==> flow/design.v <==
module AudioADC
(
input rst,  
input AUD_BCLK,  
input AUD_ADCLRCK,  
input AUD_ADCDAT,  
output reg done,
output reg [31:0]digital_signal_out
);
parameter START = 3'd0, RECIEVE = 3'd1, DONE = 3'd2, ERROR = 3'd3;
reg [2:0]S, NS;
reg [4:0]bits_left;
reg [31:0]temp_data;
always @(posedge AUD_BCLK or negedge rst)
begin
	if(rst == 1'b0)
		S <= START;
	else
		S <= NS;
end
always @ (posedge AUD_BCLK or negedge rst)
begin
	if(rst == 0)
	begin
		done <= 1'b0;
		bits_left <= 5'd31;
		digital_signal_out <= 31'd0;
	end
	else		
		case(S)
			START: 
			begin
				done <= 1'b0;
				bits_left <= 5'd31;
			end
			RECIEVE:
			begin
				bits_left <= bits_left - 5'd1;
				temp_data[bits_left] <= AUD_ADCDAT;
			end	
			DONE:
			begin
				done <= 1'b1;
				bits_left <= 5'd31;			
				digital_signal_out <= temp_data;
			end	
		endcase
end
always @ (*)
begin
	case (S)
		START:
		begin
			if(AUD_ADCLRCK == 1'd1)
				NS = RECIEVE;
			else
				NS = START;
		end
		RECIEVE:
		begin
			if(bits_left == 5'd0)
				NS = DONE;
			else
				NS = RECIEVE;
		end
		DONE: NS = START;
		ERROR: NS = ERROR;
		default: NS = ERROR;
	endcase
end
endmodule
module AudioDAC
(
input rst,
input AUD_BCLK,  
input AUD_DACLRCK,  
input [31:0]digital_signal_in,
output reg done,
output reg AUD_DACDAT  
);
parameter START = 3'd0, SEND = 3'd1, DONE = 3'd2, ERROR = 3'd3;
reg [2:0]S, NS;
reg [4:0]bits_left;
reg [31:0]temp_data;
always @(posedge AUD_BCLK or negedge rst)
begin
	if(rst == 1'b0)
		S <= START;
	else
		S <= NS;
end
always @ (posedge AUD_BCLK or negedge rst)
begin
	if(rst == 0)
		begin
			done <= 1'b0;
			bits_left <= 5'd31;
			temp_data <= 32'd0;
		end
	else
		case(S)
			START:
			begin
				done <= 1'b0;
				bits_left <= 5'd31;
				temp_data <= digital_signal_in;
			end
			SEND: bits_left <= bits_left - 5'd1;
			DONE:
			begin
				done <= 1'b1;				
				bits_left <= 5'd31;
			end
		endcase
end
always @ (*)
begin
	AUD_DACDAT = temp_data[bits_left];
	case (S)
		START:
		begin
			if(AUD_DACLRCK == 1)
				NS = SEND;
			else
				NS = START;	
		end
		SEND:
		begin
			if(bits_left == 5'd0)
				NS = DONE;
			else
				NS = SEND;
		end
		DONE: NS = START;
		ERROR: NS = ERROR;
		default: NS = ERROR;
	endcase
end
endmodule
module LowPassFilter
(
input rst,
input AUDIO_CLK, 
input AUD_DACLRCK, 
input [31:0]currentADCData,
output reg [31:0]lowPassFilterOutput
);
reg [31:0]lastAudioIn;
reg [31:0]lastOutput;
wire signed [31:0]leftAudio = {{16{currentADCData[31]}}, currentADCData[31:16]};
wire signed [31:0]leftLastOutput = {{16{lastOutput[31]}}, lastOutput[31:16]};
reg signed [31:0]leftResult;
wire signed [31:0]rightAudio = { {16{currentADCData[15]}}, currentADCData[15:0]};
wire signed [31:0]rightLastOutput = {{16{lastOutput[15]}}, lastOutput[15:0]};
reg signed [31:0]rightResult;
always @ (*)
begin
	leftResult = (($signed(32'd16) * $signed(leftAudio)) / $signed(32'd141)) + (($signed(32'd125) * $signed(leftLastOutput)) / $signed(32'd141));
	rightResult = (($signed(32'd16) * $signed(rightAudio)) / $signed(32'd141)) + (($signed(32'd125) * $signed(rightLastOutput)) / $signed(32'd141));
	lowPassFilterOutput[31:16] = leftResult[15:0];
	lowPassFilterOutput[15:0] =  rightResult[15:0];
end
always @ (posedge AUDIO_CLK or negedge rst)
begin	
	if(rst == 0)
		lastOutput <= 32'd0;
	else 
		if(AUD_DACLRCK == 1'b1)
			lastOutput <= lowPassFilterOutput;
end
endmodule
module HighPassFilter
(
input rst,
input AUDIO_CLK, 
input AUD_DACLRCK,  
input [31:0]currentADCData,
output reg [31:0]highPassFilterOutput
);
reg [31:0]lastAudioIn;
reg [31:0]lastOutput;
wire signed [31:0]leftAudio = {{16{currentADCData[31]}}, currentADCData[31:16]};
wire signed [31:0]leftLastOutput = {{16{lastOutput[31]}}, lastOutput[31:16]};
wire signed [31:0]leftLastInput = { {16{lastAudioIn[31]}}, lastAudioIn[31:16]};
reg signed [31:0]leftResult;
wire signed [31:0]rightAudio = {{16{currentADCData[15]}}, currentADCData[15:0]};
wire signed [31:0]rightLastOutput = {{16{lastOutput[15]}}, lastOutput[15:0]};
wire signed [31:0]rightLastInput = {{16{lastAudioIn[15]}}, lastAudioIn[15:0]};
reg signed [31:0]rightResult;
always @ (*)
begin
	leftResult = (($signed(32'd16) * ($signed(leftLastOutput) + $signed(leftAudio) - $signed(leftLastInput))) / $signed(32'd141));
	rightResult = (($signed(32'd16) * ($signed(rightLastOutput) + $signed(rightAudio) - $signed(rightLastInput))) / $signed(32'd141));
	highPassFilterOutput[31:16] = leftResult[15:0];
	highPassFilterOutput[15:0] =  rightResult[15:0];
end
always @ (posedge AUDIO_CLK or negedge rst)
begin	
	if(rst == 0)
	begin
		lastOutput <= 32'd0;
		lastAudioIn <= 32'd0;
	end
	else 
		if(AUD_DACLRCK == 1'b1)
		begin
			lastOutput <= highPassFilterOutput;
			lastAudioIn <= currentADCData;
		end
end
endmodule
module EchoFilter
(
input rst,
input AUDIO_CLK, 
input AUD_DACLRCK, 
input [31:0]currentADCData,
output reg [31:0]echoFilterOutput
);
reg [31:0]lastAudioIn;
wire signed [31:0]leftAudio = {{16{currentADCData[31]}}, currentADCData[31:16]};
wire signed [31:0]leftLastInput = {{16{lastAudioIn[31]}}, lastAudioIn[31:16]};
reg signed [31:0]leftResult;
wire signed [31:0]rightAudio = {{16{currentADCData[15]}}, currentADCData[15:0]};
wire signed [31:0]rightLastInput = {{16{lastAudioIn[15]}}, lastAudioIn[15:0]};
reg signed [31:0]rightResult;
always @ (*)
begin
	leftResult = (($signed(32'd3) * $signed(leftLastInput)) / $signed(32'd4)) + $signed(leftAudio) ;
	rightResult = (($signed(32'd3) * $signed(rightLastInput)) / $signed(32'd4)) + $signed(rightAudio);
	echoFilterOutput[31:16] = leftResult[15:0];
	echoFilterOutput[15:0] =  rightResult[15:0];
end
always @ (posedge AUDIO_CLK or negedge rst)
begin	
	if(rst == 0)
		lastAudioIn <= 32'd0;
	else 
		if(AUD_DACLRCK == 1'b1)
			lastAudioIn <= currentADCData;
end
endmodule
module audio_core
(
	input AUD_BCLK,
	input rst,
	input [2:0]SW,
	input AUD_ADCLRCK,
	input AUD_ADCDAT,
	input AUD_DACLRCK,
	output AUD_DACDAT
);
wire DACDone;
wire ADCDone;
wire [31:0]currentADCData;
reg [31:0]currentDACData;
AudioDAC myDAC(
	rst,  
	AUD_BCLK,  
	AUD_DACLRCK,  
	currentDACData,  
	DACDone,  
	AUD_DACDAT  
);
AudioADC myADC(
	rst,  
	AUD_BCLK,  
	AUD_ADCLRCK,  
	AUD_ADCDAT,  
	ADCDone,  
	currentADCData  
);
wire [31:0]lowPassFilterOutput;
LowPassFilter lowpass(rst, AUD_BCLK, AUD_DACLRCK, currentADCData, lowPassFilterOutput);
wire [31:0]highPassFilterOutput;
HighPassFilter highpass(rst, AUD_BCLK, AUD_DACLRCK, currentADCData, highPassFilterOutput);
wire [31:0]echoFilterOutput;
EchoFilter echo(rst, AUD_BCLK, AUD_DACLRCK, currentADCData, echoFilterOutput);
always @(*)
begin
	case({SW[2], SW[1], SW[0]})
		3'b001: currentDACData = lowPassFilterOutput; 
		3'b010: currentDACData = highPassFilterOutput; 
		3'b100: currentDACData = echoFilterOutput; 
		default: currentDACData = currentADCData;
	endcase
end
endmodule
==> flow/run.sh <==
#!/bin/bash
# the make line also repeats each setting of config.mk as NAME=value (left out here)
make -C /OpenROAD-flow-scripts/flow DESIGN_CONFIG=/design/flow/config.mk WORK_HOME=/design/flow/orfs CLKGATE_MAP_FILE= finish
==> flow/config.mk <==
export PLATFORM = sky130hd
export DESIGN_NAME = audio_core
export DESIGN_NICKNAME = audio_core
export VERILOG_FILES = /design/flow/design.v
export SDC_FILE = /design/flow/constraint.sdc
export NUM_CORES = 4
export LEC_CHECK = 0
export ABC_AREA = 1
export CAP_MARGIN = 20
export CELL_PAD_IN_SITES_DETAIL_PLACEMENT = 0
export CORE_ASPECT_RATIO = 1.17
export CORE_MARGIN = 2
export CORE_UTILIZATION = 72
export CTS_CLUSTER_DIAMETER = 206
export CTS_CLUSTER_SIZE = 17
export HOLD_SLACK_MARGIN = 0.02
export PLACE_DENSITY_LB_ADDON = 0.29
export SETUP_SLACK_MARGIN = -1.12
export SLEW_MARGIN = 35
export TNS_END_PERCENT = 40
==> flow/constraint.sdc <==
create_clock -name core_clock -period 23.5 [get_ports {AUD_BCLK}]
set_input_delay 4.7000 -clock core_clock [delete_from_list [all_inputs] [get_ports {AUD_BCLK}]]
set_output_delay 4.7000 -clock core_clock [all_outputs]
set_load 0.01 [all_outputs]
==> impl_metrics.ini, run 1 <==
; synthesis and place-and-route metrics
[clock_tree]
hold_buffers = 0
path_clk_slew_ns = 0.09
root_buffer = clkbuf_16
cts_tree = yes
clock_sinks = 208
htreeDepth = 1
clk_latency_ns = 0.51
numCtsBuffers = 16
clock_path_buffers = 3

[timing]
period_used_pct = 94.5
tightestPinTransition_ns = 0.913
setup_viol = 0
whs_ns = 0.475
fin_ws_ns = 1.30
finalSetupTns_ns = 0
clock-skew-final_ns = 0.0235
clock.fmax_mhz = 45.0
finalHoldViolCount = 0
maxSlewViolCount = 0
slew_headroom_pct = 39.1
min_period_ns = 22.20

[synthesis]
synth_flops = 208
synth_cell_types = 78
ff_type = dfrtp_1
synthTopLogicFamily = simple AND/OR/NAND/NOR gates
avgSynthCellArea_sq_um = 6.10
async_reset_ff_share_pct = 84.6
top_cells_by_count = nand2_1, inv_1, nand3_1, nor2_1, xor2_1
ys_chip_area_sq_mm = 0.0500
syn_inst = 8194
topCellsByArea = nand2_1, inv_1, ha_1
synth_warnings = 6
top_area_share_pct = 17.1
edf_count = 32
ys_cells = 8194
largest_area_cell = nand2_1
synth_top_cell_by_count = nand2_1
ys_sh_mux_pct = 0.243
synth_area_sq_mm = 0.0500
xor_share_pct = 8.90
simple_gate_share_pct = 42.5
synth_seq_share_pct = 10.8
synth-compound-area-share_pct = 9.67
adder_share_pct = 14.6
fp_nets = 8690

[route]
avgRoutedWirePerCell_um = 13.5
drtIter0Drc = 3589
postRouteAntennaNets = 0
viasPerCell = 5.58
drc_errors = 0
finalWirelength_mm = 122
firstDrtPassIters = 8
vias = 50300

[critical_path]
reg2reg_depth = 156
critPathMostFrequentCell = nand2_1
critPathKind = reg2reg
slowest_delay_ns = 0.55
cp-start-kind = flip-flop
critical_path_depth = 156
cp_top_family = simple AND/OR/NAND/NOR gates
crit_required_ns = 23.87
timing.critical_path.buf_inv = 16
cpMaxStageDelayCell = dfrtp_1
rrSetupSlack_ns = 1.30
r2r_start = lowpass.lastOutput[20]$_DFFE_PN0P_
crit_end = lowpass.lastOutput[31]$_DFFE_PN0P_
end_kind = flip-flop
crit_start = lowpass.lastOutput[20]$_DFFE_PN0P_
rr_endpoint = lowpass.lastOutput[31]$_DFFE_PN0P_
path_max_fanout = 36
arrival_ns = 22.58

[global_route]
grt_pass1_vias = 46100
grt.overflow.total = 0
grt_pass1_wl_mm = 206
grt.total_usage_pct = 33.4
antenna_found_initial = 0
grt_max_degree = 69

[placed_design]
post-place-ws_ns = 1.49
place.gp.congestion = 0.960
dp_hpwl_mm = 99.5
port_buffers = 8

[final_layout]
nNetsFinal = 8598
nFillCells = 5854
areaGrowthSynthToFinish_pct = 1.58
utilization_pct = 73.9

[run_status]
status = complete, no violations

[die]
die_h_um = 289
fp_util_pct = 72.8
die_area_sq_mm = 0.0716
io_pins = 9
rows = 104
dieWidth_um = 248
coreArea_sq_mm = 0.0687

[hold_path]
min_path_cells = 1
min_from = myDAC.S[2]$_DFF_PN0_
hold_path_end = myDAC.bits_left[0]$_DFFE_PN1P_
min_path_type = reg2reg

[flow_run]
tool_warnings = 55
max_cap_viol_count = 0
==> final cells by class <==
cell class	count	area, sq um	share of cell area [%]
Antenna cell	1	2.50	0.00493
Clock buffer	27	463	0.912
Clock inverter	1	16.3	0.0320
Inverter	1488	5640	11.1
Multi-Input combinational cell	6366	38000	74.7
Sequential cell	208	5380	10.6
Tap cell	901	1130	2.22
Timing Repair Buffer	22	188	0.370
==> repair_timing <==
item                                    in CTS  in global routing
buffers inserted                             0                  0
gates resized                                0                  1
endpoints found under the setup margin       0                  2
==> per-stage QoR <==
| stage | cells | instance area [sq um] |
|---|---|---|
| floorplan | 8194 | 50000 |
| global placement | 8985 | 50300 |
| detailed placement | 8985 | 50300 |
| CTS | 9013 | 50800 |
| global route | 9013 | 50800 |
| finish | 9014 | 50800 |
==> metal layers <==
layer	share of wire [%]	wire, um	up-vias	global-route usage, %
met5	0	0	-	0
met4	3.3	3980	0	10.4
met3	5.2	6320	278	2.23
met2	48	58900	1370	59.9
met1	43	52900	23100	42.7
li1	-	-	25500	-
==> run 2, diff against run 1 <==
ABC_AREA = not set   (was 1)
CAP_MARGIN = 15   (was 20)
CELL_PAD_IN_SITES_DETAIL_PLACEMENT = not set   (was 0)
CORE_ASPECT_RATIO = not set   (was 1.17)
CORE_UTILIZATION = 71   (was 72)
CTS_CLUSTER_DIAMETER = not set   (was 206)
CTS_CLUSTER_SIZE = not set   (was 17)
HOLD_SLACK_MARGIN = not set   (was 0.02)
MAX_ROUTING_LAYER = met4   (was not set)
PLACE_DENSITY_LB_ADDON = not set   (was 0.29)
SETUP_SLACK_MARGIN = 3.08   (was -1.12)
SLEW_MARGIN = 20   (was 35)
TNS_END_PERCENT = not set   (was 40)
clock period = 22.7 ns   (was 23.5 ns; I/O delays follow)
==> run 2 against run 1 <==
The flow now stops in global routing (5_1_grt). Synthesized cell count shrank 8.1%. Die area grew 12%. Area after synthesis grew 10%.
==> impl_metrics.ini, run 2 <==
; physical design summary
[run_status]
status = aborted with a tool error
haltStage = global routing (5_1_grt)
tool.error = [ERROR GRT-0232] Routing congestion too high. Check the congestion heatmap in the GUI.

[clock_tree]
hold_buffers = 0
htreeDepth = 1
numCtsBuffers = 23
clock_path_buffers = 3
root_buffer = clkbuf_16
clock_sinks = 208

[synthesis]
largest_area_cell = ha_1
synth_top_cell_by_count = nand2_1
synth_seq_share_pct = 9.77
top_area_share_pct = 7.54
avgSynthCellArea_sq_um = 7.31
synth-compound-area-share_pct = 32.3
adder_share_pct = 13.5
ys_chip_area_sq_mm = 0.0551
synth_cell_types = 148
async_reset_ff_share_pct = 84.6
ff_type = dfrtp_1
syn_inst = 7529
top_cells_by_count = nand2_1, inv_1, nor2_1, o21ai_0, xnor2_1
edf_count = 32
synthTopLogicFamily = AND-OR/OR-AND gates
synth_area_sq_mm = 0.0551
simple_gate_share_pct = 22.3
xor_share_pct = 10.1
topCellsByArea = ha_1, xnor2_1, dfrtp_1
ys_cells = 7529
synth_flops = 208
synth_warnings = 6
ys_sh_mux_pct = 5.54
fp_nets = 8025

[die]
io_pins = 9
die_area_sq_mm = 0.0798
die_h_um = 282
coreArea_sq_mm = 0.0771
dieWidth_um = 282
rows = 102
fp_util_pct = 71.4

[placed_design]
place.gp.congestion = 1.00
placed_cells = 8425
port_buffers = 8
dp_hpwl_mm = 124

[global_route]
grt.overflow.total = 18
grt.total_usage_pct = 71.3
-- run 2: per-layer routing --
layer  global-route usage, %  overflow
met4                    54.0         4
met1                    74.8         0
met2                    85.8         6
met3                    57.3         8
met5                       -         -
-- run 2: repair_timing --
action	in CTS
gates cloned	1
buffers inserted	324
endpoints found under the setup margin	96
pin swaps	271
gates resized	480
-- run 2: stage by stage --
step | setup TNS, ns | cell area, sq um | setup slack [ns] | utilization, %
2_1_floorplan | 0 | 56100 | 1.80 | -
3_3_place_gp | -0.00216 | 57200 | -0.00216 | 74.3
3_5_place_dp | -2.82 | 57200 | -0.652 | 74.3
4_1_cts | 0 | 63100 | 1.59 | 81.9
==> run 3, diff against run 2 <==
CAP_MARGIN = 20   (was 15)
SETUP_SLACK_MARGIN = -0.34   (was 3.08)
clock period = 20.9 ns   (was 22.7 ns; I/O delays follow)
==> run 3 against run 2 <==
The flow again stops in global routing (5_1_grt). Area after synthesis unchanged. Synthesized cell count unchanged. Die area unchanged.
==> impl_metrics.ini, run 3 <==
; physical design summary
[run_status]
status = aborted with a tool error
tool.error = [ERROR GRT-0232] Routing congestion too high. Check the congestion heatmap in the GUI.
haltStage = global routing (5_1_grt)

[synthesis]
ys_sh_mux_pct = 5.54
largest_area_cell = ha_1
async_reset_ff_share_pct = 84.6
edf_count = 32
adder_share_pct = 13.5
top_cells_by_count = nand2_1, inv_1, nor2_1, o21ai_0, xnor2_1
synth-compound-area-share_pct = 32.3
synth_top_cell_by_count = nand2_1
topCellsByArea = ha_1, xnor2_1, dfrtp_1
avgSynthCellArea_sq_um = 7.31
synth_area_sq_mm = 0.0551
synthTopLogicFamily = AND-OR/OR-AND gates
synth_flops = 208
ys_cells = 7529
fp_nets = 8025
top_area_share_pct = 7.54
synth_warnings = 6
ys_chip_area_sq_mm = 0.0551
synth_cell_types = 148
xor_share_pct = 10.1
synth_seq_share_pct = 9.77
ff_type = dfrtp_1
syn_inst = 7529
simple_gate_share_pct = 22.3

[clock_tree]
clock_sinks = 208
clock_path_buffers = 3
numCtsBuffers = 23
htreeDepth = 1
root_buffer = clkbuf_16

[die]
rows = 102
io_pins = 9
coreArea_sq_mm = 0.0771
die_h_um = 282
die_area_sq_mm = 0.0798
dieWidth_um = 282
fp_util_pct = 71.4

[placed_design]
post-place-ws_ns = -0.869
dp_hpwl_mm = 139
place.gp.congestion = 1.00
port_buffers = 8
placed_cells = 9256

[global_route]
grt.total_usage_pct = 69.7
grt.overflow.total = 186
==> run 3: routing by layer <==
metal / GRT usage [%] / GRT overflow
met5: - / -
met4: 56.6 / 70
met3: 50.3 / 8
met2: 89.2 / 100
met1: 70.9 / 8
==> run 3: per-stage QoR <==
step / hold WS (ns) / TNS (ns) / cell area, sq um / util [%]
4_1_cts: 0.482 / -2.69 / 64300 / 83.4
2_1_floorplan: 0.429 / -1.19 / 55600 / -
3_3_place_gp: 0.455 / -0.407 / 63000 / 81.7
3_5_place_dp: 0.468 / -9.88 / 63000 / 81.7
==> run 3: timing repair <==
action / in CTS
pin swaps: 44
resized: 81
setup buffers: 26
hold buffers: 0
endpoints found under the setup margin: 18
==> run 4, diff against run 3 <==
CORE_UTILIZATION = 38   (was 71)
MAX_ROUTING_LAYER = not set   (was met4)
SETUP_SLACK_MARGIN = not set   (was -0.34)
clock period = 46.2 ns   (was 20.9 ns; I/O delays follow)
==> run 4 against run 3 <==
Now clean on timing, DRC and antenna. Area after synthesis unchanged. Die area increased by 85%. Synthesized cell count unchanged.
==> impl_metrics.ini, run 4 <==
; synthesis and place-and-route metrics
[run_status]
status = complete, no violations

[critical_path]
rr_endpoint = myDAC.temp_data[31]$_DFFE_PN0P_
cp_top_family = AND-OR/OR-AND gates
timing.critical_path.buf_inv = 6
critical_path_depth = 90
end_kind = flip-flop
r2r_start = lowpass.lastOutput[24]$_DFFE_PN0P_
arrival_ns = 27.69
cp-start-kind = flip-flop
path_max_fanout = 17
crit_start = lowpass.lastOutput[24]$_DFFE_PN0P_
crit_required_ns = 46.59
cpMaxStageDelayCell = a221oi_1
crit_end = myDAC.temp_data[31]$_DFFE_PN0P_
rrSetupSlack_ns = 18.90
slowest_delay_ns = 0.85
critPathKind = reg2reg
reg2reg_depth = 90

[final_layout]
nNetsFinal = 7840
nFillCells = 15000
flop_area_sq_mm = 0.00538
utilization_pct = 40.2
multiInputGateArea_sq_mm = 0.0462
areaGrowthSynthToFinish_pct = 4.77

[timing]
maxSlewViolCount = 0
clock.fmax_mhz = 36.6
clock-skew-final_ns = 0.0108
period_used_pct = 59.1
slew_headroom_pct = 24.0
finalHoldViolCount = 0
whs_ns = 0.465
fin_ws_ns = 18.90
min_period_ns = 27.30
rsz0062_at_grt = no
setup_viol = 0
finalSetupTns_ns = 0
tightestPinTransition_ns = 1.13

[clock_tree]
clock_path_buffers = 3
clock_sinks = 208
numCtsBuffers = 24
cts_tree = yes
hold_buffers = 0
postCtsResizedCells = 0
path_clk_slew_ns = 0.06
root_buffer = clkbuf_16
cts_setup_buffers = 0
htreeDepth = 1
clk_latency_ns = 0.55

[synthesis]
synth_warnings = 6
synth_cell_types = 148
avgSynthCellArea_sq_um = 7.31
synth_area_sq_mm = 0.0551
ff_type = dfrtp_1
synthTopLogicFamily = AND-OR/OR-AND gates
synth_seq_share_pct = 9.77
synth-compound-area-share_pct = 32.3
top_area_share_pct = 7.54
syn_inst = 7529
top_cells_by_count = nand2_1, inv_1, nor2_1, o21ai_0, xnor2_1
adder_share_pct = 13.5
ys_cells = 7529
simple_gate_share_pct = 22.3
ys_sh_mux_pct = 5.54
largest_area_cell = ha_1
synth_flops = 208
synth_top_cell_by_count = nand2_1
fp_nets = 8025
topCellsByArea = ha_1, xnor2_1, dfrtp_1
async_reset_ff_share_pct = 84.6
edf_count = 32
xor_share_pct = 10.1
ys_chip_area_sq_mm = 0.0551

[hold_path]
min_path_cells = 1
min_path_type = reg2reg
min_from = myDAC.S[1]$_DFF_PN0_
hold_path_end = myDAC.S[0]$_DFF_PN1_

[flow_run]
tool_warnings = 55
max_cap_viol_count = 0

[global_route]
grt.overflow.total = 0
antenna_found_initial = 3
grt_pass1_vias = 52100
grt_pass1_wl_mm = 265
grt.total_usage_pct = 20.7
grt_max_degree = 82

[die]
dieWidth_um = 385
die_h_um = 385
io_pins = 9
fp_util_pct = 38.3
die_area_sq_mm = 0.148
rows = 139
coreArea_sq_mm = 0.144

[placed_design]
port_buffers = 8
dp_hpwl_mm = 128
place.gp.congestion = 0.917
post-place-ws_ns = 19.18

[route]
firstDrtPassIters = 18
avgRoutedWirePerCell_um = 17.3
viasPerCell = 6.01
drc_errors = 0
finalWirelength_mm = 160
postRouteAntennaNets = 0
vias = 55700
drtIter0Drc = 4325
-- run 4: per-stage QoR --
| step | area, sq um | instances |
|---|---|---|
| floorplan | 55100 | 7529 |
| global placement | 56800 | 9220 |
| CTS | 57700 | 9264 |
| global route | 57700 | 9265 |
| finish | 57700 | 9265 |
| detailed placement | 56800 | 9221 |
-- run 4: final cells by class --
cell class / instances / area share, %
Clock buffer: 31 / 1.12
Clock inverter: 12 / 0.330
Multi-Input combinational cell: 6402 / 80.0
Tap cell: 1903 / 4.13
Antenna cell: 1 / 0.00434
Timing Repair Buffer: 63 / 0.857
Sequential cell: 208 / 9.33
Inverter: 645 / 4.20
-- run 4: per-layer routing --
| metal | track usage [%] | part of all wire [%] |
|---|---|---|
| met1 | 29.1 | 47 |
| met5 | 0 | 0.017 |
| met3 | 0.931 | 4.2 |
| met4 | 3.99 | 1.6 |
| met2 | 35.3 | 47 |
==> run 5, diff against run 4 <==
ABC_AREA = 1   (was not set)
CAP_MARGIN = 15   (was 20)
CELL_PAD_IN_SITES_DETAIL_PLACEMENT = 0   (was not set)
CELL_PAD_IN_SITES_GLOBAL_PLACEMENT = 2   (was not set)
CORE_MARGIN = 8   (was 2)
CORE_UTILIZATION = 37   (was 38)
GPL_ROUTABILITY_DRIVEN = 0   (was not set)
GPL_TIMING_DRIVEN = 1   (was not set)
PLACE_DENSITY_LB_ADDON = 0.22   (was not set)
clock period = 26.4 ns   (was 46.2 ns; I/O delays follow)
==> run 5 against run 4 <==
Still clean on timing, DRC and antenna. Die area is 0.57% lower. Wire length fell by 11%. Maximum frequency increased by 21%. Critical path type unchanged.
==> impl_metrics.ini, run 5 <==
; synthesis and place-and-route metrics
[critical_path]
cpMaxStageDelayCell = fa_1
rr_endpoint = myDAC.temp_data[13]$_DFFE_PN0P_
arrival_ns = 22.99
r2r_start = lowpass.lastOutput[5]$_DFFE_PN0P_
rrSetupSlack_ns = 3.90
reg2reg_depth = 145
crit_start = lowpass.lastOutput[5]$_DFFE_PN0P_
critPathMostFrequentCell = nand2_1
slowest_delay_ns = 0.53
crit_required_ns = 26.88
cp_top_family = simple AND/OR/NAND/NOR gates
crit_end = myDAC.temp_data[13]$_DFFE_PN0P_
cp-start-kind = flip-flop
critPathKind = reg2reg
critical_path_depth = 145
path_max_fanout = 40
end_kind = flip-flop
timing.critical_path.buf_inv = 20

[global_route]
grt.overflow.total = 0
use_met1_pct = 27.1
use_met3_pct = 1.36
grt_max_degree = 128
grt.total_usage_pct = 19.0
grt_pass1_wl_mm = 236
grtUsageMet2_pct = 32.2
grt-busiest-layer = met2
grt_pass1_vias = 45700
antenna_found_initial = 7

[clock_tree]
hold_buffers = 0
cts_setup_buffers = 0
path_clk_slew_ns = 0.08
root_buffer = clkbuf_16
clock_sinks = 208
clk_latency_ns = 0.60
htreeDepth = 1
postCtsResizedCells = 0
clock_path_buffers = 3
numCtsBuffers = 27
cts_tree = yes

[final_layout]
multiInputGateArea_sq_mm = 0.0380
nFillCells = 15000
areaGrowthSynthToFinish_pct = 4.96
instances_no_fill = 9923
nNetsFinal = 8617
flop_area_sq_mm = 0.00538

[synthesis]
ys_chip_area_sq_mm = 0.0500
avgSynthCellArea_sq_um = 6.10
synth_seq_share_pct = 10.8
xor_share_pct = 8.90
ys_cells = 8194
synthTopLogicFamily = simple AND/OR/NAND/NOR gates
fp_nets = 8690
top_area_share_pct = 17.1
synth_top_cell_by_count = nand2_1
adder_share_pct = 14.6
ff_type = dfrtp_1
synth_warnings = 6
synth_area_sq_mm = 0.0500
syn_inst = 8194
async_reset_ff_share_pct = 84.6
topCellsByArea = nand2_1, inv_1, ha_1
synth_flops = 208
ys_sh_mux_pct = 0.243
top_cells_by_count = nand2_1, inv_1, nand3_1, nor2_1, xor2_1
synth-compound-area-share_pct = 9.67
edf_count = 32
largest_area_cell = nand2_1
synth_cell_types = 78
simple_gate_share_pct = 42.5

[run_status]
status = complete, no violations

[die]
io_pins = 9
die_h_um = 384
dieWidth_um = 384
coreArea_sq_mm = 0.135
fp_util_pct = 37.1
die_area_sq_mm = 0.147
rows = 135

[timing]
clock-skew-final_ns = 0.0221
fin_ws_ns = 3.90
finalHoldViolCount = 0
finalSetupTns_ns = 0
setup_viol = 0
clock.fmax_mhz = 44.4
slew_headroom_pct = 30.4
rsz0062_at_grt = no
whs_ns = 0.462
period_used_pct = 85.2
min_period_ns = 22.50
tightestPinTransition_ns = 1.04
maxSlewViolCount = 0

[flow_run]
max_cap_viol_count = 0
tool_warnings = 57

[placed_design]
placed_cells = 9873
post-place-ws_ns = 3.78
dp_hpwl_mm = 120
port_buffers = 8

[hold_path]
min_from = myDAC.S[2]$_DFF_PN0_
min_path_type = reg2reg
hold_path_end = myDAC.bits_left[0]$_DFFE_PN1P_
min_path_cells = 1

[route]
firstDrtPassIters = 5
postRouteAntennaNets = 0
drtIter0Drc = 2957
finalWirelength_mm = 143
vias = 48100
viasPerCell = 4.84
avgRoutedWirePerCell_um = 14.4
antenna_cells = 0
drc_errors = 0
run 5: area by class of cell:
cell class / instances / area share, %
flip-flops and latches: 208 / 10.3
clock buffers: 36 / 1.43
clock inverters: 14 / 0.472
inverters: 1488 / 10.8
repair buffers: 30 / 0.489
multi-input cells: 6366 / 72.3
well taps: 1781 / 4.25
run 5: per-stage QoR:
step / util (%) / cell area [sq um]
final: 38.9 / 52500
after global routing: 38.9 / 52500
after CTS: 38.9 / 52500
after detailed placement: 38.2 / 51500
after global placement: 38.2 / 51500
after floorplan: - / 50000
run 5: routing by layer:
metal | vias up | routed length, um
met2 | 541 | 64700
met4 | 2 | 1670
met1 | 21800 | 72200
met3 | 94 | 4290
li1 | 25600 | -
met5 | - | 7
==> run 6, diff against run 5 <==
ABC_AREA = not set   (was 1)
CAP_MARGIN = 5   (was 15)
CELL_PAD_IN_SITES_DETAIL_PLACEMENT = not set   (was 0)
CELL_PAD_IN_SITES_GLOBAL_PLACEMENT = not set   (was 2)
CORE_MARGIN = 2   (was 8)
CORE_UTILIZATION = 71   (was 37)
GPL_ROUTABILITY_DRIVEN = not set   (was 0)
GPL_TIMING_DRIVEN = not set   (was 1)
MAX_ROUTING_LAYER = met4   (was not set)
PLACE_DENSITY_LB_ADDON = not set   (was 0.22)
SETUP_SLACK_MARGIN = -0.34   (was not set)
clock period = 21.6 ns   (was 26.4 ns; I/O delays follow)
==> run 6 against run 5 <==
The layout now fails its checks (negative setup slack). Largest cell class unchanged. Via count rose by 29%. First-iteration DRC count rose by 130%. Final area rose by 21%. Clock skew fell by 0.0023 ns. Critical endpoint is now lowpass.lastOutput[31]$_DFFE_PN0P_. Core utilization rose by 43 points. Sequential cell count did not move. Wire length rose by 22%.
==> impl_metrics.ini, run 6 <==
; synthesis and place-and-route metrics
[global_route]
grt_max_degree = 83
antenna_found_initial = 1
grt.overflow.total = 0
grt_pass1_vias = 55500
grt_pass1_wl_mm = 269
grt.total_usage_pct = 40.6

[die]
die_h_um = 282
io_pins = 9
dieWidth_um = 282
die_area_sq_mm = 0.0798
rows = 102
coreArea_sq_mm = 0.0771
fp_util_pct = 71.4

[route]
postRouteAntennaNets = 0
avgRoutedWirePerCell_um = 19.5
viasPerCell = 6.92
firstDrtPassIters = 9
drc_errors = 0
vias = 61900
drtIter0Drc = 6777
finalWirelength_mm = 174

[synthesis]
adder_share_pct = 13.5
synth_area_sq_mm = 0.0551
synth_warnings = 6
synth-compound-area-share_pct = 32.3
synth_cell_types = 148
synthTopLogicFamily = AND-OR/OR-AND gates
top_area_share_pct = 7.54
edf_count = 32
fp_nets = 8025
ys_chip_area_sq_mm = 0.0551
syn_inst = 7529
synth_flops = 208
xor_share_pct = 10.1
largest_area_cell = ha_1
topCellsByArea = ha_1, xnor2_1, dfrtp_1
simple_gate_share_pct = 22.3
top_cells_by_count = nand2_1, inv_1, nor2_1, o21ai_0, xnor2_1
ys_sh_mux_pct = 5.54
synth_seq_share_pct = 9.77
async_reset_ff_share_pct = 84.6
ff_type = dfrtp_1
avgSynthCellArea_sq_um = 7.31
ys_cells = 7529
synth_top_cell_by_count = nand2_1

[timing]
finalHoldViolCount = 0
period_used_pct = 101
setup_viol = 6
clock-skew-final_ns = 0.0198
fin_ws_ns = -0.298
tightestPinTransition_ns = 1.21
clock.fmax_mhz = 45.7
slew_headroom_pct = 18.4
whs_ns = 0.471
maxSlewViolCount = 0
finalSetupTns_ns = -0.886
rsz0062_at_grt = yes
min_period_ns = 21.90

[placed_design]
dp_hpwl_mm = 130
post-place-ws_ns = -0.547
place.gp.congestion = 1.00
port_buffers = 8
place_area_sq_mm = 0.0592

[flow_run]
tool_warnings = 58
max_cap_viol_count = 0

[clock_tree]
htreeDepth = 1
root_buffer = clkbuf_16
cts_tree = yes
clock_sinks = 208
path_clk_slew_ns = 0.06
hold_buffers = 0
clk_latency_ns = 0.54
numCtsBuffers = 22
clock_path_buffers = 3

[critical_path]
cp-start-kind = flip-flop
rr_endpoint = lowpass.lastOutput[31]$_DFFE_PN0P_
critical_path_depth = 97
slowest_delay_ns = 0.52
reg2reg_depth = 97
timing.critical_path.buf_inv = 13
crit_start = lowpass.lastOutput[24]$_DFFE_PN0P_
rrSetupSlack_ns = -0.30
critPathKind = reg2reg
crit_end = lowpass.lastOutput[31]$_DFFE_PN0P_
path_max_fanout = 9
arrival_ns = 22.33
crit_required_ns = 22.03
end_kind = flip-flop
r2r_start = lowpass.lastOutput[24]$_DFFE_PN0P_
cp_top_family = AND-OR/OR-AND gates
cpMaxStageDelayCell = fa_1

[run_status]
check.faults = negative setup slack
status = finished with violations

[hold_path]
min_path_type = reg2reg
min_path_cells = 1
min_from = myDAC.S[1]$_DFF_PN0_
hold_path_end = myDAC.S[0]$_DFF_PN1_

[final_layout]
areaGrowthSynthToFinish_pct = 14.9
nFillCells = 5139
nNetsFinal = 8383
final_cell_area_sq_mm = 0.0633
## run 6: per-stage QoR
step                util (%)  std cells
floorplan                  -       7529
global placement        76.7       8807
detailed placement      76.7       8807
CTS                     77.9       8851
global route            82.1       8944
finish                  82.1       8945
## run 6: cell type report
cell class | instances | area [sq um] | area share [%]
diodes | 2 | 5.00 | 0.00791
clock buffers | 25 | 562 | 0.888
clock inverters | 15 | 231 | 0.366
inverters | 645 | 2420 | 3.83
multi-input cells | 6402 | 48700 | 76.9
flip-flops and latches | 208 | 5390 | 8.52
well taps | 1040 | 1300 | 2.06
repair buffers | 608 | 4690 | 7.40
## run 6: repair_timing
item | CTS | global route
resized | 18 | 499
setup endpoints to repair | 4 | 82
pin swaps | 6 | 201
hold endpoints to repair | 0 | 0
cloned | 0 | 1
buffers inserted | 4 | 98
## run 6: metal layers
metal | vias to the layer above | track usage [%] | part of all wire, %
met2 | 3409 | 66.7 | 47
met5 | - | - | 0
met1 | 29300 | 52.3 | 41
met4 | 0 | 12.2 | 3.4
met3 | 639 | 4.81 | 8.8
li1 | 28600 | - | -
==> run 7, diff against run 6 <==
ABC_AREA = 1   (was not set)
CAP_MARGIN = 20   (was 5)
CELL_PAD_IN_SITES_DETAIL_PLACEMENT = 0   (was not set)
CORE_ASPECT_RATIO = 0.62   (was not set)
CORE_UTILIZATION = 72   (was 71)
CTS_CLUSTER_DIAMETER = 206   (was not set)
HOLD_SLACK_MARGIN = 0.02   (was not set)
MAX_ROUTING_LAYER = not set   (was met4)
PLACE_DENSITY = 0.64   (was not set)
SETUP_SLACK_MARGIN = not set   (was -0.34)
SLEW_MARGIN = 35   (was 20)
TNS_END_PERCENT = 40   (was not set)
clock period = 18.7 ns   (was 21.6 ns; I/O delays follow)
==> run 7 against run 6 <==
Area after synthesis shrank 9.2%. The flow now stops in global routing (5_1_grt). Die area shrank 10%. Synthesized cell count grew 8.8%.
==> impl_metrics.ini, run 7 <==
; physical design summary
[global_route]
grt.total_usage_pct = 77.7
grt.overflow.total = 512

[synthesis]
top_cells_by_count = nand2_1, inv_1, nand3_1, nor2_1, xor2_1
ys_cells = 8194
top_area_share_pct = 17.1
synth_flops = 208
adder_share_pct = 14.6
async_reset_ff_share_pct = 84.6
synth_cell_types = 78
simple_gate_share_pct = 42.5
synth-compound-area-share_pct = 9.67
syn_inst = 8194
ys_sh_mux_pct = 0.243
avgSynthCellArea_sq_um = 6.10
synth_top_cell_by_count = nand2_1
synthTopLogicFamily = simple AND/OR/NAND/NOR gates
synth_area_sq_mm = 0.0500
topCellsByArea = nand2_1, inv_1, ha_1
synth_seq_share_pct = 10.8
xor_share_pct = 8.90
fp_nets = 8690
largest_area_cell = nand2_1
synth_warnings = 6
edf_count = 32
ff_type = dfrtp_1
ys_chip_area_sq_mm = 0.0500

[die]
die_area_sq_mm = 0.0716
fp_util_pct = 72.4
rows = 76
dieWidth_um = 339
io_pins = 9
die_h_um = 211
coreArea_sq_mm = 0.0690

[clock_tree]
numCtsBuffers = 22
clock_sinks = 208
hold_buffers = 0
htreeDepth = 1
clock_path_buffers = 3
root_buffer = clkbuf_16

[run_status]
status = aborted with a tool error
haltStage = global routing (5_1_grt)
tool.error = [ERROR GRT-0232] Routing congestion too high. Check the congestion heatmap in the GUI.

[placed_design]
place_area_sq_mm = 0.0534
post-place-ws_ns = -0.983
dp_hpwl_mm = 116
placed_cells = 9423
port_buffers = 8
place.gp.congestion = 0.968
==> run 7: layer usage <==
metal  GRT overflow  global-route usage (%)
met2            280                    93.4
met4            162                    67.9
met3             31                    64.6
met1             35                    80.0
met5              4                    43.0
==> run 7: timing repair <==
| action | in CTS |
|---|---|
| cloned | 5 |
| setup buffers | 44 |
| pin swaps | 72 |
| endpoints found under the setup margin | 31 |
| gates resized | 125 |
| endpoints found under the hold margin | 0 |
==> run 8, diff against run 7 <==
CAP_MARGIN = 5   (was 20)
CORE_ASPECT_RATIO = 0.87   (was 0.62)
CORE_MARGIN = 3   (was 2)
CORE_UTILIZATION = 71   (was 72)
CTS_CLUSTER_SIZE = 73   (was not set)
MAX_ROUTING_LAYER = met4   (was not set)
PLACE_DENSITY = not set   (was 0.64)
TNS_END_PERCENT = 100   (was 40)
clock period = 16.5 ns   (was 18.7 ns; I/O delays follow)
==> run 8 against run 7 <==
The run again fails in global routing (5_1_grt). Die area up 2.8%. Area after synthesis unchanged. Synthesized cell count unchanged.
==> impl_metrics.ini, run 8 <==
; physical design summary
[synthesis]
synth_warnings = 6
top_cells_by_count = nand2_1, inv_1, nand3_1, nor2_1, xor2_1
synth_flops = 208
ys_sh_mux_pct = 0.243
largest_area_cell = nand2_1
adder_share_pct = 14.6
topCellsByArea = nand2_1, inv_1, ha_1
syn_inst = 8194
synth_area_sq_mm = 0.0500
synth_cell_types = 78
synthTopLogicFamily = simple AND/OR/NAND/NOR gates
avgSynthCellArea_sq_um = 6.10
xor_share_pct = 8.90
fp_nets = 8690
top_area_share_pct = 17.1
synth-compound-area-share_pct = 9.67
ff_type = dfrtp_1
ys_cells = 8194
synth_top_cell_by_count = nand2_1
edf_count = 32
simple_gate_share_pct = 42.5
async_reset_ff_share_pct = 84.6
synth_seq_share_pct = 10.8
ys_chip_area_sq_mm = 0.0500

[clock_tree]
htreeDepth = 1
numCtsBuffers = 7
root_buffer = clkbuf_16
hold_buffers = 0
clock_sinks = 208
clock_path_buffers = 3

[run_status]
status = aborted with a tool error
haltStage = global routing (5_1_grt)
tool.error = [ERROR GRT-0232] Routing congestion too high. Check the congestion heatmap in the GUI.

[placed_design]
place.gp.congestion = 0.990
dp_hpwl_mm = 116
port_buffers = 8
place_area_sq_mm = 0.0587

[global_route]
grt.total_usage_pct = 107
grt.overflow.total = 6240

[die]
coreArea_sq_mm = 0.0695
fp_util_pct = 71.9
dieWidth_um = 290
rows = 90
die_h_um = 253
die_area_sq_mm = 0.0736
io_pins = 9
[run 8: metrics by stage]
stage               setup slack [ns]  hold slack (ns)  std cells
floorplan                     -0.698            0.413       8194
global placement               -2.05            0.428       9938
detailed placement             -2.56            0.432       9938
CTS                            -1.44            0.387      10100
[run 8: what timing repair did]
| item | 4_1_cts |
|---|---|
| setup endpoints to repair | 70 |
| endpoints found under the hold margin | 0 |
| cloned | 20 |
| pin swaps | 326 |
| buffers inserted | 190 |
| gates resized | 606 |
[run 8: per-layer routing]
layer / GRT usage, % / GRT overflow
met1: 96.9 / 574
met2: 126 / 4036
met3: 93.1 / 604
met4: 112 / 1026
met5: - / -
==> run 9, diff against run 8 <==
CAP_MARGIN = 15   (was 5)
CELL_PAD_IN_SITES_DETAIL_PLACEMENT = not set   (was 0)
CORE_ASPECT_RATIO = not set   (was 0.87)
CORE_MARGIN = 2   (was 3)
CORE_UTILIZATION = 72   (was 71)
CTS_CLUSTER_DIAMETER = 354   (was 206)
CTS_CLUSTER_SIZE = 99   (was 73)
HOLD_SLACK_MARGIN = not set   (was 0.02)
MAX_ROUTING_LAYER = not set   (was met4)
PLACE_DENSITY = 0.37   (was not set)
SETUP_SLACK_MARGIN = -0.46   (was not set)
SLEW_MARGIN = 20   (was 35)
TNS_END_PERCENT = 5   (was 100)
clock period = 13.5 ns   (was 16.5 ns; I/O delays follow)
==> run 9 against run 8 <==
The flow stops in clock tree synthesis (4_1_cts). Synthesized cell count unchanged. Area after synthesis unchanged. Die area shrank 2.8%.
==> impl_metrics.ini, run 9 <==
; physical design summary
[placed_design]
placed_cells = 10900
port_buffers = 8
dp_hpwl_mm = 157
post-place-ws_ns = -6.75
place.gp.congestion = 0.990

[synthesis]
synth_area_sq_mm = 0.0500
synth-compound-area-share_pct = 9.67
top_area_share_pct = 17.1
synth_seq_share_pct = 10.8
synth_flops = 208
synth_warnings = 6
xor_share_pct = 8.90
ys_chip_area_sq_mm = 0.0500
avgSynthCellArea_sq_um = 6.10
adder_share_pct = 14.6
simple_gate_share_pct = 42.5
async_reset_ff_share_pct = 84.6
top_cells_by_count = nand2_1, inv_1, nand3_1, nor2_1, xor2_1
synth_top_cell_by_count = nand2_1
ys_sh_mux_pct = 0.243
edf_count = 32
syn_inst = 8194
ys_cells = 8194
synth_cell_types = 78
synthTopLogicFamily = simple AND/OR/NAND/NOR gates
ff_type = dfrtp_1
largest_area_cell = nand2_1
topCellsByArea = nand2_1, inv_1, ha_1
fp_nets = 8690

[die]
dieWidth_um = 267
fp_util_pct = 72.8
io_pins = 9
die_h_um = 267
coreArea_sq_mm = 0.0687
rows = 96
die_area_sq_mm = 0.0716

[run_status]
tool.error = [ERROR DPL-0038] Utilization greater than 100%, impossible to legalize
status = aborted with a tool error
haltStage = clock tree synthesis (4_1_cts)
run 9: metrics by stage:
| stage | area, sq um | util [%] |
|---|---|---|
| after global placement | 65100 | 94.7 |
| after detailed placement | 65100 | 94.7 |
| after floorplan | 50700 | - |
==> run 10, diff against run 9 <==
ABC_AREA = not set   (was 1)
CAP_MARGIN = 20   (was 15)
CORE_UTILIZATION = 64   (was 72)
CTS_CLUSTER_DIAMETER = not set   (was 354)
SETUP_SLACK_MARGIN = not set   (was -0.46)
TNS_END_PERCENT = 10   (was 5)
clock period = 14.2 ns   (was 13.5 ns; I/O delays follow)
==> run 10 against run 9 <==
Die area up 24%. Synthesized cell count down 8.1%. Area after synthesis up 10%. The run fails in global routing (5_1_grt).
==> impl_metrics.ini, run 10 <==
; physical design summary
[placed_design]
dp_hpwl_mm = 171
place_area_sq_mm = 0.0765
port_buffers = 8
post-place-ws_ns = -7.78
placed_cells = 11100
place.gp.congestion = 0.990

[global_route]
grt.total_usage_pct = 101
grt.overflow.total = 5068

[synthesis]
simple_gate_share_pct = 22.3
ys_sh_mux_pct = 5.54
ff_type = dfrtp_1
synth_top_cell_by_count = nand2_1
synthTopLogicFamily = AND-OR/OR-AND gates
synth_cell_types = 148
topCellsByArea = ha_1, xnor2_1, dfrtp_1
ys_chip_area_sq_mm = 0.0551
synth_area_sq_mm = 0.0551
synth-compound-area-share_pct = 32.3
adder_share_pct = 13.5
ys_cells = 7529
xor_share_pct = 10.1
syn_inst = 7529
avgSynthCellArea_sq_um = 7.31
edf_count = 32
top_cells_by_count = nand2_1, inv_1, nor2_1, o21ai_0, xnor2_1
synth_seq_share_pct = 9.77
fp_nets = 8025
async_reset_ff_share_pct = 84.6
largest_area_cell = ha_1
top_area_share_pct = 7.54
synth_flops = 208
synth_warnings = 6

[die]
dieWidth_um = 297
coreArea_sq_mm = 0.0851
io_pins = 9
die_h_um = 297
rows = 107
fp_util_pct = 64.7
die_area_sq_mm = 0.0884

[run_status]
haltStage = global routing (5_1_grt)
tool.error = [ERROR GRT-0232] Routing congestion too high. Check the congestion heatmap in the GUI.
status = aborted with a tool error

[clock_tree]
htreeDepth = 1
numCtsBuffers = 22
clock_path_buffers = 3
hold_buffers = 0
root_buffer = clkbuf_16
clock_sinks = 208
==> run 10: layer usage <==
layer	overflow	GRT usage [%]
met5	29	74.7
met4	1106	110
met3	331	88.8
met2	3182	117
met1	420	94.3
==> run 10: what timing repair did <==
item	4_1_cts
resized	221
pin swaps	77
gates cloned	0
buffers inserted	72
setup endpoints to repair	96
==> run 11, diff against run 10 <==
ABC_AREA = 1   (was not set)
CORE_UTILIZATION = 72   (was 64)
CTS_CLUSTER_DIAMETER = 376   (was not set)
CTS_CLUSTER_SIZE = 98   (was 99)
PLACE_DENSITY = not set   (was 0.37)
SETUP_SLACK_MARGIN = 4.6   (was not set)
TNS_END_PERCENT = 5   (was 10)
clock period = 15.5 ns   (was 14.2 ns; I/O delays follow)
==> run 11 against run 10 <==
The run again fails in global routing (5_1_grt). Die area shrank 19%. Area after synthesis shrank 9.2%. Synthesized cell count grew 8.8%.
==> impl_metrics.ini, run 11 <==
; physical design summary
[die]
fp_util_pct = 72.8
rows = 96
coreArea_sq_mm = 0.0687
die_area_sq_mm = 0.0716
die_h_um = 267
io_pins = 9
dieWidth_um = 267

[synthesis]
syn_inst = 8194
topCellsByArea = nand2_1, inv_1, ha_1
ys_cells = 8194
ys_sh_mux_pct = 0.243
synth-compound-area-share_pct = 9.67
edf_count = 32
simple_gate_share_pct = 42.5
avgSynthCellArea_sq_um = 6.10
ys_chip_area_sq_mm = 0.0500
largest_area_cell = nand2_1
async_reset_ff_share_pct = 84.6
synth_flops = 208
ff_type = dfrtp_1
adder_share_pct = 14.6
synth_seq_share_pct = 10.8
synth_warnings = 6
synth_cell_types = 78
synth_top_cell_by_count = nand2_1
synth_area_sq_mm = 0.0500
top_area_share_pct = 17.1
top_cells_by_count = nand2_1, inv_1, nand3_1, nor2_1, xor2_1
synthTopLogicFamily = simple AND/OR/NAND/NOR gates
fp_nets = 8690
xor_share_pct = 8.90

[clock_tree]
hold_buffers = 0
htreeDepth = 1
numCtsBuffers = 6
clock_sinks = 208
clock_path_buffers = 3
root_buffer = clkbuf_16

[global_route]
grt.overflow.total = 515
grt.total_usage_pct = 85.5

[run_status]
tool.error = [ERROR GRT-0116] Global routing finished with congestion. Check the congestion regions in the DRC Viewer.
haltStage = global routing (5_1_grt)
status = aborted with a tool error

[placed_design]
post-place-ws_ns = -3.61
dp_hpwl_mm = 122
port_buffers = 8
place.gp.congestion = 0.985
placed_cells = 10300
-- run 11: repair_timing --
item | in CTS
endpoints found under the setup margin | 96
gates cloned | 20
pin swaps | 497
buffers inserted | 213
resized | 709
-- run 11: stage by stage --
step                      utilization (%)  area, sq um
after global placement               87.9        60400
after detailed placement             87.9        60400
after floorplan                         -        50700
after CTS                            94.9        65200
-- run 11: metal layers --
layer | GRT usage [%] | overflow
met1 | 84.1 | 45
met2 | 97.0 | 238
met3 | 78.1 | 56
met4 | 79.0 | 168
met5 | 73.5 | 8
==> run 12, diff against run 11 <==
ABC_AREA = 0   (was 1)
CAP_MARGIN = 25   (was 20)
CORE_UTILIZATION = 58   (was 72)
CTS_CLUSTER_DIAMETER = not set   (was 376)
CTS_CLUSTER_SIZE = not set   (was 98)
GPL_ROUTABILITY_DRIVEN = 0   (was not set)
GPL_TIMING_DRIVEN = 0   (was not set)
PLACE_DENSITY_LB_ADDON = 0.3   (was not set)
SETUP_SLACK_MARGIN = not set   (was 4.6)
TNS_END_PERCENT = not set   (was 5)
clock period = 48.0 ns   (was 15.5 ns; I/O delays follow)
==> run 12 against run 11 <==
Synthesized cell count shrank 8.1%. Die area grew 36%. Area after synthesis grew 10%. Now clean on timing, DRC and antenna.
==> impl_metrics.ini, run 12 <==
; synthesis and place-and-route metrics
[synthesis]
synth_flops = 208
adder_share_pct = 13.5
edf_count = 32
topCellsByArea = ha_1, xnor2_1, dfrtp_1
synth_area_sq_mm = 0.0551
async_reset_ff_share_pct = 84.6
top_area_share_pct = 7.54
syn_inst = 7529
synth-compound-area-share_pct = 32.3
avgSynthCellArea_sq_um = 7.31
ys_cells = 7529
largest_area_cell = ha_1
ys_sh_mux_pct = 5.54
ys_chip_area_sq_mm = 0.0551
simple_gate_share_pct = 22.3
synth_seq_share_pct = 9.77
xor_share_pct = 10.1
ff_type = dfrtp_1
synth_warnings = 6
synth_top_cell_by_count = nand2_1
fp_nets = 8025
synth_cell_types = 148
synthTopLogicFamily = AND-OR/OR-AND gates
top_cells_by_count = nand2_1, inv_1, nor2_1, o21ai_0, xnor2_1

[timing]
period_used_pct = 54.1
rsz0062_at_grt = no
setup_viol = 0
finalSetupTns_ns = 0
maxSlewViolCount = 0
clock-skew-final_ns = 0.0107
min_period_ns = 25.99
slew_headroom_pct = 26.3
tightestPinTransition_ns = 1.10
clock.fmax_mhz = 38.5
finalHoldViolCount = 0
whs_ns = 0.481

[clock_tree]
postCtsResizedCells = 0
cts_setup_buffers = 0
hold_buffers = 0
clk_latency_ns = 0.53
htreeDepth = 1
clock_path_buffers = 3
path_clk_slew_ns = 0.06
root_buffer = clkbuf_16
numCtsBuffers = 23
cts_tree = yes
clock_sinks = 208

[placed_design]
port_buffers = 6
placed_cells = 8806
dp_hpwl_mm = 126

[critical_path]
critPathKind = reg2reg
reg2reg_depth = 94
crit_required_ns = 48.42
slowest_delay_ns = 0.61
critical_path_depth = 94
path_max_fanout = 10
cp_top_family = AND-OR/OR-AND gates
rr_endpoint = myDAC.temp_data[31]$_DFFE_PN0P_
rrSetupSlack_ns = 22.01
critPathMostFrequentCell = a21oi_1
end_kind = flip-flop
cp-start-kind = flip-flop
timing.critical_path.buf_inv = 11
cpMaxStageDelayCell = mux2i_2
arrival_ns = 26.41
crit_end = myDAC.temp_data[31]$_DFFE_PN0P_
r2r_start = lowpass.lastOutput[22]$_DFFE_PN0P_
crit_start = lowpass.lastOutput[22]$_DFFE_PN0P_

[die]
rows = 113
fp_util_pct = 58.2
io_pins = 9
die_area_sq_mm = 0.0974
coreArea_sq_mm = 0.0946
dieWidth_um = 312
die_h_um = 312

[flow_run]
max_cap_viol_count = 0
tool_warnings = 55

[global_route]
grt_pass1_wl_mm = 259
grt.total_usage_pct = 30.5
grt.overflow.total = 0
grt_max_degree = 74
antenna_found_initial = 7
grt_pass1_vias = 53000

[route]
postRouteAntennaNets = 0
drc_errors = 0
vias = 57800
antenna_cells = 0
viasPerCell = 6.53
avgRoutedWirePerCell_um = 17.7
firstDrtPassIters = 6
drtIter0Drc = 5235
finalWirelength_mm = 157

[hold_path]
min_path_cells = 1
hold_path_end = myDAC.temp_data[24]$_DFFE_PN0P_
min_from = myDAC.temp_data[24]$_DFFE_PN0P_
min_path_type = reg2reg

[final_layout]
flop_area_sq_mm = 0.00538
nNetsFinal = 8064
multiInputGateArea_sq_mm = 0.0461
utilization_pct = 60.9
instances_no_fill = 8850
areaGrowthSynthToFinish_pct = 4.64
nFillCells = 8596

[run_status]
status = complete, no violations
[run 12: metrics by stage]
| step | area (sq um) | setup WS, ns |
|---|---|---|
| after CTS | 57600 | 22.25 |
| after global routing | 57600 | 19.99 |
| after floorplan | 55100 | 26.01 |
| final | 57600 | 22.01 |
| after global placement | 56700 | 22.83 |
| after detailed placement | 56800 | 22.40 |
[run 12: final cells by class]
type	count	area share, %
clock inverter	9	0.213
inverter	645	4.20
sequential	208	9.34
multi-input combinational	6402	80.1
tap	1265	2.75
clock buffer	33	1.15
buffer	274	2.01
timing repair buffer	14	0.269
[run 12: per-layer routing]
metal	wire length (um)	GRT usage, %
met4	4800	9.69
met3	9490	2.60
met2	73100	51.8
met5	81	0
met1	69400	41.1
==> run 13, diff against run 12 <==
ABC_AREA = 1   (was 0)
CAP_MARGIN = 20   (was 25)
CORE_UTILIZATION = 72   (was 58)
CTS_CLUSTER_DIAMETER = 210   (was not set)
GPL_ROUTABILITY_DRIVEN = not set   (was 0)
GPL_TIMING_DRIVEN = not set   (was 0)
PLACE_DENSITY_LB_ADDON = not set   (was 0.3)
clock period = 18.4 ns   (was 48.0 ns; I/O delays follow)
==> run 13 against run 12 <==
Die area down 27%. The run now fails in global routing (5_1_grt). Area after synthesis down 9.2%. Synthesized cell count rose by 8.8%.
==> impl_metrics.ini, run 13 <==
; physical design summary
[run_status]
status = aborted with a tool error
haltStage = global routing (5_1_grt)
tool.error = [ERROR GRT-0232] Routing congestion too high. Check the congestion heatmap in the GUI.

[synthesis]
ys_sh_mux_pct = 0.243
xor_share_pct = 8.90
synth_flops = 208
synth_warnings = 6
synth_cell_types = 78
ys_chip_area_sq_mm = 0.0500
top_area_share_pct = 17.1
ys_cells = 8194
avgSynthCellArea_sq_um = 6.10
topCellsByArea = nand2_1, inv_1, ha_1
async_reset_ff_share_pct = 84.6
fp_nets = 8690
synth_seq_share_pct = 10.8
synth_top_cell_by_count = nand2_1
syn_inst = 8194
adder_share_pct = 14.6
synth_area_sq_mm = 0.0500
top_cells_by_count = nand2_1, inv_1, nand3_1, nor2_1, xor2_1
synth-compound-area-share_pct = 9.67
synthTopLogicFamily = simple AND/OR/NAND/NOR gates
edf_count = 32
ff_type = dfrtp_1
simple_gate_share_pct = 42.5
largest_area_cell = nand2_1

[placed_design]
port_buffers = 8
dp_hpwl_mm = 108
place.gp.congestion = 0.964

[die]
rows = 96
fp_util_pct = 72.8
die_h_um = 267
io_pins = 9
die_area_sq_mm = 0.0716
dieWidth_um = 267
coreArea_sq_mm = 0.0687

[clock_tree]
clock_path_buffers = 3
hold_buffers = 0
root_buffer = clkbuf_16
htreeDepth = 1
numCtsBuffers = 24
clock_sinks = 208

[global_route]
grt.overflow.total = 6
grt.total_usage_pct = 71.3
## run 13: per-layer routing
| metal | overflow | track usage (%) |
|---|---|---|
| met1 | 1 | 72.5 |
| met5 | 0 | 44.6 |
| met2 | 3 | 87.2 |
| met3 | 0 | 58.6 |
| met4 | 2 | 60.5 |
## run 13: timing repair
action | 4_1_cts
resized | 196
hold endpoints to repair | 0
buffers inserted | 89
setup endpoints to repair | 33
pin swaps | 123
gates cloned | 8
## run 13: through the flow
step | area, sq um | hold WS, ns | setup slack, ns | std cells
after CTS | 57000 | 0.477 | 0.00509 | 9730
after detailed placement | 54700 | 0.448 | -0.965 | 9589
after floorplan | 50000 | 0.413 | 0.490 | 8194
after global placement | 54700 | 0.438 | -0.430 | 9589
==> run 14, diff against run 13 <==
ABC_AREA = not set   (was 1)
CORE_UTILIZATION = 71   (was 72)
CTS_CLUSTER_DIAMETER = not set   (was 210)
CTS_CLUSTER_SIZE = 24   (was not set)
SETUP_SLACK_MARGIN = 4.52   (was not set)
clock period = 24.8 ns   (was 18.4 ns; I/O delays follow)
==> run 14 against run 13 <==
The run again fails in global routing (5_1_grt). Die area up 12%. Area after synthesis up 10%. Synthesized cell count down 8.1%.
==> impl_metrics.ini, run 14 <==
; physical design summary
[run_status]
status = aborted with a tool error
haltStage = global routing (5_1_grt)

[die]
io_pins = 9
coreArea_sq_mm = 0.0771
fp_util_pct = 71.4
die_h_um = 282
dieWidth_um = 282
rows = 102
die_area_sq_mm = 0.0798

[synthesis]
async_reset_ff_share_pct = 84.6
synth_warnings = 6
ys_chip_area_sq_mm = 0.0551
topCellsByArea = ha_1, xnor2_1, dfrtp_1
synth_seq_share_pct = 9.77
top_cells_by_count = nand2_1, inv_1, nor2_1, o21ai_0, xnor2_1
syn_inst = 7529
synth-compound-area-share_pct = 32.3
synth_top_cell_by_count = nand2_1
avgSynthCellArea_sq_um = 7.31
fp_nets = 8025
adder_share_pct = 13.5
ys_sh_mux_pct = 5.54
synth_cell_types = 148
ys_cells = 7529
simple_gate_share_pct = 22.3
ff_type = dfrtp_1
synth_area_sq_mm = 0.0551
largest_area_cell = ha_1
top_area_share_pct = 7.54
synth_flops = 208
xor_share_pct = 10.1
edf_count = 32
synthTopLogicFamily = AND-OR/OR-AND gates

[placed_design]
place.gp.congestion = 0.950
port_buffers = 8
post-place-ws_ns = 0.369
place_area_sq_mm = 0.0566
dp_hpwl_mm = 124

[clock_tree]
clock_sinks = 208
clock_path_buffers = 3
htreeDepth = 1
root_buffer = clkbuf_16
numCtsBuffers = 23
hold_buffers = 0
## run 14: timing repair
action,in CTS
gates cloned,1
gates resized,497
setup endpoints to repair,95
setup buffers,308
pin swaps,235
## run 14: stage by stage
step | std cells | util, %
after floorplan | 7529 | -
after global placement | 8354 | 73.5
after detailed placement | 8354 | 73.5
after CTS | 8704 | 80.8
==> run 15, diff against run 14 <==
ABC_AREA = 1   (was not set)
CORE_ASPECT_RATIO = 0.81   (was not set)
CORE_UTILIZATION = 40   (was 71)
CTS_CLUSTER_SIZE = not set   (was 24)
GPL_ROUTABILITY_DRIVEN = 0   (was not set)
GPL_TIMING_DRIVEN = 0   (was not set)
MIN_ROUTING_LAYER = met2   (was not set)
PLACE_DENSITY_LB_ADDON = 0.28   (was not set)
SETUP_SLACK_MARGIN = -2.0   (was 4.52)
SLEW_MARGIN = 40   (was 20)
clock period = 40.0 ns   (was 24.8 ns; I/O delays follow)
==> run 15 against run 14 <==
Now clean on timing, DRC and antenna. Die area up 60%. Area after synthesis down 9.2%. Synthesized cell count up 8.8%.
==> impl_metrics.ini, run 15 <==
; synthesis and place-and-route metrics
[critical_path]
crit_start = lowpass.lastOutput[5]$_DFFE_PN0P_
rr_endpoint = lowpass.lastOutput[15]$_DFFE_PN0P_
timing.critical_path.buf_inv = 26
slowest_delay_ns = 0.55
critPathMostFrequentCell = nand2_1
r2r_start = lowpass.lastOutput[5]$_DFFE_PN0P_
rrSetupSlack_ns = 18.05
critPathKind = reg2reg
crit_required_ns = 40.44
reg2reg_depth = 153
crit_end = lowpass.lastOutput[15]$_DFFE_PN0P_
arrival_ns = 22.39
cp_top_family = simple AND/OR/NAND/NOR gates
cp-start-kind = flip-flop
cpMaxStageDelayCell = fa_1
end_kind = flip-flop
path_max_fanout = 10
critical_path_depth = 153

[synthesis]
synth_area_sq_mm = 0.0500
syn_inst = 8194
async_reset_ff_share_pct = 84.6
synthTopLogicFamily = simple AND/OR/NAND/NOR gates
topCellsByArea = nand2_1, inv_1, ha_1
largest_area_cell = nand2_1
synth_warnings = 6
synth-compound-area-share_pct = 9.67
synth_top_cell_by_count = nand2_1
simple_gate_share_pct = 42.5
top_cells_by_count = nand2_1, inv_1, nand3_1, nor2_1, xor2_1
ff_type = dfrtp_1
xor_share_pct = 8.90
synth_seq_share_pct = 10.8
ys_cells = 8194
ys_chip_area_sq_mm = 0.0500
ys_sh_mux_pct = 0.243
fp_nets = 8690
edf_count = 32
adder_share_pct = 14.6
top_area_share_pct = 17.1
synth_cell_types = 78
synth_flops = 208
avgSynthCellArea_sq_um = 6.10

[global_route]
antenna_found_initial = 1
grt_pass1_wl_mm = 230
grt_max_degree = 55
grt.total_usage_pct = 32.4
grt.overflow.total = 0
grt_pass1_vias = 72100

[hold_path]
min_path_type = reg2reg
hold_path_end = myDAC.bits_left[0]$_DFFE_PN1P_
min_path_cells = 1
min_from = myDAC.S[2]$_DFF_PN0_

[clock_tree]
hold_buffers = 0
postCtsResizedCells = 0
root_buffer = clkbuf_16
htreeDepth = 1
cts_tree = yes
clk_latency_ns = 0.58
clock_path_buffers = 3
clock_sinks = 208
path_clk_slew_ns = 0.08
cts_setup_buffers = 0
numCtsBuffers = 25

[placed_design]
dp_hpwl_mm = 112
port_buffers = 7
post-place-ws_ns = 18.78
placed_cells = 9856
place_area_sq_mm = 0.0522

[route]
avgRoutedWirePerCell_um = 14.2
finalWirelength_mm = 141
wl_met2_mm = 67.6
wl_met3_mm = 59.7
viasPerCell = 7.13
drt-met1-wl_um = 0
firstDrtPassIters = 20
vias = 70600
top_layer_used = met5
drc_errors = 0
drtIter0Drc = 12300
postRouteAntennaNets = 0

[die]
io_pins = 9
coreArea_sq_mm = 0.124
dieWidth_um = 397
die_h_um = 322
rows = 116
die_area_sq_mm = 0.128
fp_util_pct = 40.4

[final_layout]
multiInputGateArea_sq_mm = 0.0380
nNetsFinal = 8728
flop_area_sq_mm = 0.00538
utilization_pct = 42.9
nFillCells = 13200
final_cell_area_sq_mm = 0.0531
instances_no_fill = 9912
areaGrowthSynthToFinish_pct = 6.25

[timing]
rsz0062_at_grt = no
slew_headroom_pct = 34.5
whs_ns = 0.464
period_used_pct = 54.9
finalHoldViolCount = 0
setup_viol = 0
clock.fmax_mhz = 45.6
finalSetupTns_ns = 0
min_period_ns = 21.95
fin_ws_ns = 18.05
clock-skew-final_ns = 0.0200
tightestPinTransition_ns = 0.979
maxSlewViolCount = 0

[run_status]
status = complete, no violations

[flow_run]
max_cap_viol_count = 0
tool_warnings = 55
==> run 15: layer usage <==
layer  vias to the layer above  GRT usage, %
met1                     26200             -
met5                         -          14.5
met3                      1711          47.1
met4                        79          4.71
met2                     17000          35.6
li1                      25600             -
==> run 15: layout make-up <==
type | instances | share of cell area, %
Inverter | 1488 | 10.6
Buffer | 132 | 1.98
Antenna cell | 9 | 0.0424
Clock inverter | 16 | 0.299
Multi-Input combinational cell | 6366 | 71.5
Sequential cell | 208 | 10.1
Tap cell | 1652 | 3.89
Timing Repair Buffer | 11 | 0.318
Clock buffer | 30 | 1.25
